==> inputs of 07-22 <==
==> flow/design.v <==
module JAM (
input CLK,
input RST,
output reg [2:0] W,
output reg [2:0] J,
input [6:0] Cost,
output [3:0] MatchCount,
output [9:0] MinCost,
output Valid );
parameter INIT  = 4'b0000;
parameter COMP  = 4'b0001;
parameter CHAN  = 4'b0010;
parameter FIND  = 4'b0011;
parameter EXCH  = 4'b0100;
parameter REV   = 4'b0101;
parameter GIVE  = 4'b0110;
parameter COUNT = 4'b0111;
parameter VALID = 4'b1000;
reg [3:0] curr_state;
reg [3:0] next_state;
parameter [0:3*128-1] mapTbl = {3'd7, 3'd6, 3'd5, 3'd6, 3'd4, 3'd6, 3'd5, 3'd6, 3'd3, 3'd6, 3'd5, 3'd6, 3'd4, 3'd6, 3'd5, 3'd6,
                            	3'd2, 3'd6, 3'd5, 3'd6, 3'd4, 3'd6, 3'd5, 3'd6, 3'd3, 3'd6, 3'd5, 3'd6, 3'd4, 3'd6, 3'd5, 3'd6,
                            	3'd1, 3'd6, 3'd5, 3'd6, 3'd4, 3'd6, 3'd5, 3'd6, 3'd3, 3'd6, 3'd5, 3'd6, 3'd4, 3'd6, 3'd5, 3'd6,
                	            3'd2, 3'd6, 3'd5, 3'd6, 3'd4, 3'd6, 3'd5, 3'd6, 3'd3, 3'd6, 3'd5, 3'd6, 3'd4, 3'd6, 3'd5, 3'd6,
                		  	    3'd0, 3'd6, 3'd5, 3'd6, 3'd4, 3'd6, 3'd5, 3'd6, 3'd3, 3'd6, 3'd5, 3'd6, 3'd4, 3'd6, 3'd5, 3'd6,
                			    3'd2, 3'd6, 3'd5, 3'd6, 3'd4, 3'd6, 3'd5, 3'd6, 3'd3, 3'd6, 3'd5, 3'd6, 3'd4, 3'd6, 3'd5, 3'd6,
                			    3'd1, 3'd6, 3'd5, 3'd6, 3'd4, 3'd6, 3'd5, 3'd6, 3'd3, 3'd6, 3'd5, 3'd6, 3'd4, 3'd6, 3'd5, 3'd6,
                				3'd2, 3'd6, 3'd5, 3'd6, 3'd4, 3'd6, 3'd5, 3'd6, 3'd3, 3'd6, 3'd5, 3'd6, 3'd4, 3'd6, 3'd5, 3'd6};
reg [0:6] compare;
reg [3:0] permutation [0:7];
reg [3:0] permutation_rot [0:7];
reg [3:0] permutation_ex [0:7];
reg [1:0] FIND_count;
wire [2:0] rot;
wire done;
reg [3:0] matchcount;
reg [9:0] mincost;
always@(posedge CLK) begin
	if(RST) curr_state <= INIT;
	else    curr_state <= next_state; 
end 
always@(*)begin
	case (curr_state)
	INIT  : next_state = COMP;
	COMP  : next_state = CHAN;  
	CHAN  : next_state = FIND;  
	FIND  : if(FIND_count==2) next_state = EXCH;  
	        else next_state = FIND;
	EXCH  : next_state = REV;  
	REV   : next_state = GIVE;  
	GIVE  : next_state = COUNT;
	COUNT : if(done) next_state = VALID;
			else next_state = COMP;
	VALID : next_state =  INIT;
	default : next_state = INIT;
	endcase
end
reg [3:0] count;
reg [9:0] cost;
reg start;
always@(posedge CLK) begin
	if(RST) start <= 0;
	else if(~RST) start <= 1;
	else start <= start;
end 
always@(posedge CLK) begin
	if(RST) begin
		W <= 0;
		J <= 0;
		count <= 1;
	end
	else begin
		W <= count >= 8 ? 0 : count;
		J <= permutation[count >= 8 ? 0 : count];
		if(count == 10) begin
			count <= 2;
			W <= 1;
			J <= permutation[1];
		end
		else begin
			count <= count + 1;
		end
	end
end
always@(posedge CLK) begin
	if(curr_state==INIT) begin
		mincost <= 10'd1023;
		matchcount <= 0;
		cost <= 0;
	end
	else if(start)begin
		cost <= cost + Cost;
		if(count == 10) begin
			if(cost < mincost)begin
				mincost <= cost;
				matchcount <= 1;
			end
			else if(cost == mincost)begin
				matchcount <= matchcount + 1;
			end
			cost <= 0;
		end
	end
end
assign MatchCount = matchcount;
assign MinCost = mincost;
always@(posedge CLK)begin
	if(curr_state == COMP) begin
		compare[6] <= permutation[6] < permutation[7];
		compare[5] <= permutation[5] < permutation[6];
		compare[4] <= permutation[4] < permutation[5];
		compare[3] <= permutation[3] < permutation[4];
		compare[2] <= permutation[2] < permutation[3];
		compare[1] <= permutation[1] < permutation[2];
		compare[0] <= permutation[0] < permutation[1];
	end
end
assign rot = mapTbl[compare*3+:3];
always @(posedge CLK) begin
	if(curr_state == CHAN) begin
  		permutation_rot[0] <= 0<=rot || (0>rot && permutation[0]<permutation[rot]) ? 8 : permutation[0];
  		permutation_rot[1] <= 1<=rot || (1>rot && permutation[1]<permutation[rot]) ? 8 : permutation[1];
  		permutation_rot[2] <= 2<=rot || (2>rot && permutation[2]<permutation[rot]) ? 8 : permutation[2];
  		permutation_rot[3] <= 3<=rot || (3>rot && permutation[3]<permutation[rot]) ? 8 : permutation[3];
  		permutation_rot[4] <= 4<=rot || (4>rot && permutation[4]<permutation[rot]) ? 8 : permutation[4];
  		permutation_rot[5] <= 5<=rot || (5>rot && permutation[5]<permutation[rot]) ? 8 : permutation[5];
  		permutation_rot[6] <= 6<=rot || (6>rot && permutation[6]<permutation[rot]) ? 8 : permutation[6];
  		permutation_rot[7] <= 7<=rot || (7>rot && permutation[7]<permutation[rot]) ? 8 : permutation[7];
  	end
end
reg [2:0] minIdx1;
reg [2:0] minIdx2;
reg [2:0] minIdx3;
reg [2:0] minIdx4;
reg [2:0] minIdx11;
reg [2:0] minIdx22;
reg [2:0] minIdx;
always@(posedge CLK)begin
	if(curr_state==INIT) begin
		FIND_count <= 0;
	end
	if(curr_state==FIND && FIND_count==0)begin
		minIdx4 <= permutation_rot[7] > permutation_rot[6] ? 6 : 7;
		minIdx3 <= permutation_rot[5] > permutation_rot[4] ? 4 : 5;
		minIdx2 <= permutation_rot[3] > permutation_rot[2] ? 2 : 3;
		minIdx1 <= permutation_rot[1] > permutation_rot[0] ? 0 : 1;
		FIND_count <= 1;
	end
	else if(curr_state==FIND && FIND_count==1)begin
		minIdx22 <= permutation_rot[minIdx4] > permutation_rot[minIdx3] ? minIdx3 : minIdx4;
		minIdx11 <= permutation_rot[minIdx2] > permutation_rot[minIdx1] ? minIdx1 : minIdx2;
		FIND_count <= 2;
	end
	else if(curr_state==FIND && FIND_count==2)begin
		minIdx <= permutation_rot[minIdx22] > permutation_rot[minIdx11] ? minIdx11 : minIdx22;
		FIND_count <= 0;
	end
	else begin
		FIND_count <= 0;
	end
end
always@(posedge CLK) begin
	if(curr_state==COMP) begin
		permutation_ex[0] <= permutation[0];
		permutation_ex[1] <= permutation[1];
		permutation_ex[2] <= permutation[2];
		permutation_ex[3] <= permutation[3];
		permutation_ex[4] <= permutation[4];
		permutation_ex[5] <= permutation[5];
		permutation_ex[6] <= permutation[6];
		permutation_ex[7] <= permutation[7];
	end
	else if(curr_state==EXCH) begin
		permutation_ex[rot] <= permutation[minIdx];
		permutation_ex[minIdx] <= permutation[rot];
	end
	else if(curr_state == REV)begin
		if(0>rot)
			permutation_ex[0] <= permutation_ex[7-(0-rot-1)];
		if(1>rot)
			permutation_ex[1] <= permutation_ex[7-(1-rot-1)];
		if(2>rot)
			permutation_ex[2] <= permutation_ex[7-(2-rot-1)];
		if(3>rot)
			permutation_ex[3] <= permutation_ex[7-(3-rot-1)];
		if(4>rot)
			permutation_ex[4] <= permutation_ex[7-(4-rot-1)];
		if(5>rot)
			permutation_ex[5] <= permutation_ex[7-(5-rot-1)];
		if(6>rot)
			permutation_ex[6] <= permutation_ex[7-(6-rot-1)];
		if(7>rot)
			permutation_ex[7] <= permutation_ex[7-(7-rot-1)];
	end
end
always@(posedge CLK)begin
	if(curr_state == INIT) begin
		permutation[0] <= 0;
		permutation[1] <= 1;
		permutation[2] <= 2;
		permutation[3] <= 3;
		permutation[4] <= 4;
		permutation[5] <= 5;
		permutation[6] <= 6;
		permutation[7] <= 7;
	end
	else if(curr_state == GIVE) begin
		permutation[0] <= permutation_ex[0];
		permutation[1] <= permutation_ex[1];
		permutation[2] <= permutation_ex[2];
		permutation[3] <= permutation_ex[3];
		permutation[4] <= permutation_ex[4];
		permutation[5] <= permutation_ex[5];
		permutation[6] <= permutation_ex[6];
		permutation[7] <= permutation_ex[7];
	end
end
assign done = compare==0;
assign Valid = (curr_state == VALID);
endmodule
==> flow/run.sh <==
#!/bin/bash
# the make line also repeats each setting of config.mk as NAME=value (left out here)
make -C /OpenROAD-flow-scripts/flow DESIGN_CONFIG=/design/flow/config.mk WORK_HOME=/design/flow/orfs CLKGATE_MAP_FILE= finish
==> flow/config.mk <==
export PLATFORM = sky130hd
export DESIGN_NAME = JAM
export DESIGN_NICKNAME = JAM
export VERILOG_FILES = /design/flow/design.v
export SDC_FILE = /design/flow/constraint.sdc
export NUM_CORES = 4
export LEC_CHECK = 0
export CAP_MARGIN = 20
export CELL_PAD_IN_SITES_GLOBAL_PLACEMENT = 0
export CORE_ASPECT_RATIO = 0.89
export CORE_MARGIN = 2
export CORE_UTILIZATION = 72
export CTS_CLUSTER_DIAMETER = 346
export CTS_CLUSTER_SIZE = 13
export GPL_ROUTABILITY_DRIVEN = 1
export MAX_ROUTING_LAYER = met5
export PLACE_DENSITY = 0.35
export SLEW_MARGIN = 30
export TNS_END_PERCENT = 100
==> flow/constraint.sdc <==
create_clock -name core_clock -period 2.09 [get_ports {CLK}]
set_input_delay 0.4180 -clock core_clock [delete_from_list [all_inputs] [get_ports {CLK}]]
set_output_delay 0.4180 -clock core_clock [all_outputs]
set_load 0.01 [all_outputs]
==> inputs of 07-24, as changes to 07-22 <==
==> flow/config.mk (replaced) <==
export PLATFORM = sky130hd
export DESIGN_NAME = JAM
export DESIGN_NICKNAME = JAM
export VERILOG_FILES = /design/flow/design.v
export SDC_FILE = /design/flow/constraint.sdc
export NUM_CORES = 4
export LEC_CHECK = 0
export ABC_AREA = 1
export CAP_MARGIN = 20
export CELL_PAD_IN_SITES_GLOBAL_PLACEMENT = 0
export CORE_MARGIN = 2
export CORE_UTILIZATION = 72
export CTS_CLUSTER_SIZE = 44
export GPL_ROUTABILITY_DRIVEN = 1
export MAX_ROUTING_LAYER = met5
export PLACE_DENSITY = 0.82
export SLEW_MARGIN = 30
export TNS_END_PERCENT = 45
==> flow/constraint.sdc (replaced) <==
create_clock -name core_clock -period 4.9 [get_ports {CLK}]
set_input_delay 0.9800 -clock core_clock [delete_from_list [all_inputs] [get_ports {CLK}]]
set_output_delay 0.9800 -clock core_clock [all_outputs]
set_load 0.01 [all_outputs]
==> inputs of 01-08, as changes to 07-22 <==
==> flow/config.mk (replaced) <==
export PLATFORM = sky130hd
export DESIGN_NAME = JAM
export DESIGN_NICKNAME = JAM
export VERILOG_FILES = /design/flow/design.v
export SDC_FILE = /design/flow/constraint.sdc
export NUM_CORES = 4
export LEC_CHECK = 0
export CAP_MARGIN = 20
export CORE_MARGIN = 2
export CORE_UTILIZATION = 56
export SETUP_SLACK_MARGIN = 1.01
export SLEW_MARGIN = 20
export TNS_END_PERCENT = 5
==> flow/constraint.sdc (replaced) <==
create_clock -name core_clock -period 3.49 [get_ports {CLK}]
set_input_delay 0.6980 -clock core_clock [delete_from_list [all_inputs] [get_ports {CLK}]]
set_output_delay 0.6980 -clock core_clock [all_outputs]
set_load 0.01 [all_outputs]
==> inputs of 02-20, as changes to 07-22 <==
==> flow/config.mk (replaced) <==
export PLATFORM = sky130hd
export DESIGN_NAME = JAM
export DESIGN_NICKNAME = JAM
export VERILOG_FILES = /design/flow/design.v
export SDC_FILE = /design/flow/constraint.sdc
export NUM_CORES = 4
export LEC_CHECK = 0
export ABC_AREA = 1
export CAP_MARGIN = 20
export CORE_MARGIN = 2
export CORE_UTILIZATION = 40
export CTS_CLUSTER_DIAMETER = 292
export SLEW_MARGIN = 20
==> flow/constraint.sdc (replaced) <==
create_clock -name core_clock -period 6.2 [get_ports {CLK}]
set_input_delay 1.2400 -clock core_clock [delete_from_list [all_inputs] [get_ports {CLK}]]
set_output_delay 1.2400 -clock core_clock [all_outputs]
set_load 0.01 [all_outputs]
==> comparison table <==
Setup slack of the worst register-to-register path: 02-20 0.46 ns; 07-24 -0.65 ns; 01-08 -2.47 ns; 07-22 -
Non-clk invs: 02-20 257; 07-24 259; 01-08 106; 07-22 -
Hold endpoint: 02-20 FIND_count[1]; 07-24 curr_state[4]; 01-08 curr_state[0]; 07-22 -
Setup repair after global routing missed its margin: 02-20 no; 07-24 yes; 01-08 yes; 07-22 -
Post-synth seq share: 02-20 32.10%; 07-24 32.10%; 01-08 28.99%; 07-22 28.99%
Tap cell count: 02-20 396; 07-24 225; 01-08 324; 07-22 -
Core Density at Floorplan: 02-20 40.86%; 07-24 73.33%; 01-08 57.19%; 07-22 72.58%
Layout buffer count excluding clock buffers: 02-20 50; 07-24 101; 01-08 362; 07-22 -
Post-layout worst setup margin: 02-20 0.4586 ns; 07-24 -0.6464 ns; 01-08 -2.467 ns; 07-22 -
Outcome: 02-20 no timing/DRC/antenna violations; 07-24 failed layout checks; 01-08 failed layout checks; 07-22 did not finish
Last stage reached: 02-20 -; 07-24 -; 01-08 -; 07-22 clock tree synthesis (4_1_cts)
Violated checks: 02-20 -; 07-24 setup timing; 01-08 setup timing; 07-22 -
Count of instantiated cells in the yosys netlist: 02-20 1752; 07-24 1752; 01-08 1575; 07-22 1575
Mapped Cells: 02-20 1752; 07-24 1752; 01-08 1575; 07-22 1575
Met2 Track Usage GR: 02-20 40.58%; 07-24 68.17%; 01-08 63.17%; 07-22 -
Vias: 02-20 12580; 07-24 14900; 01-08 14750; 07-22 -
Combinational Area: 02-20 7330 µm²; 07-24 8030 µm²; 01-08 10280 µm²; 07-22 -
Cell at the root of the clock tree: 02-20 clkbuf_16; 07-24 clkbuf_16; 01-08 clkbuf_16; 07-22 -
Maximum number of buffers from clock root to sink: 02-20 2; 07-24 2; 01-08 2; 07-22 -
Leakage power figure: 02-20 6.329 nW; 07-24 6.677 nW; 01-08 7.785 nW; 07-22 -
Max-Cap Viols: 02-20 0; 07-24 0; 01-08 0; 07-22 -
Crit. path cell count: 02-20 26; 07-24 34; 01-08 28; 07-22 -
Clock buf count: 02-20 17; 07-24 17; 01-08 17; 07-22 -
Worst-path fanout max: 02-20 13; 07-24 5; 01-08 9; 07-22 -
Die extent in x: 02-20 181.5 µm; 07-24 136.3 µm; 01-08 161.8 µm; 07-22 151.5 µm
No activity file was given, so power comes from the tool's default toggle rates.
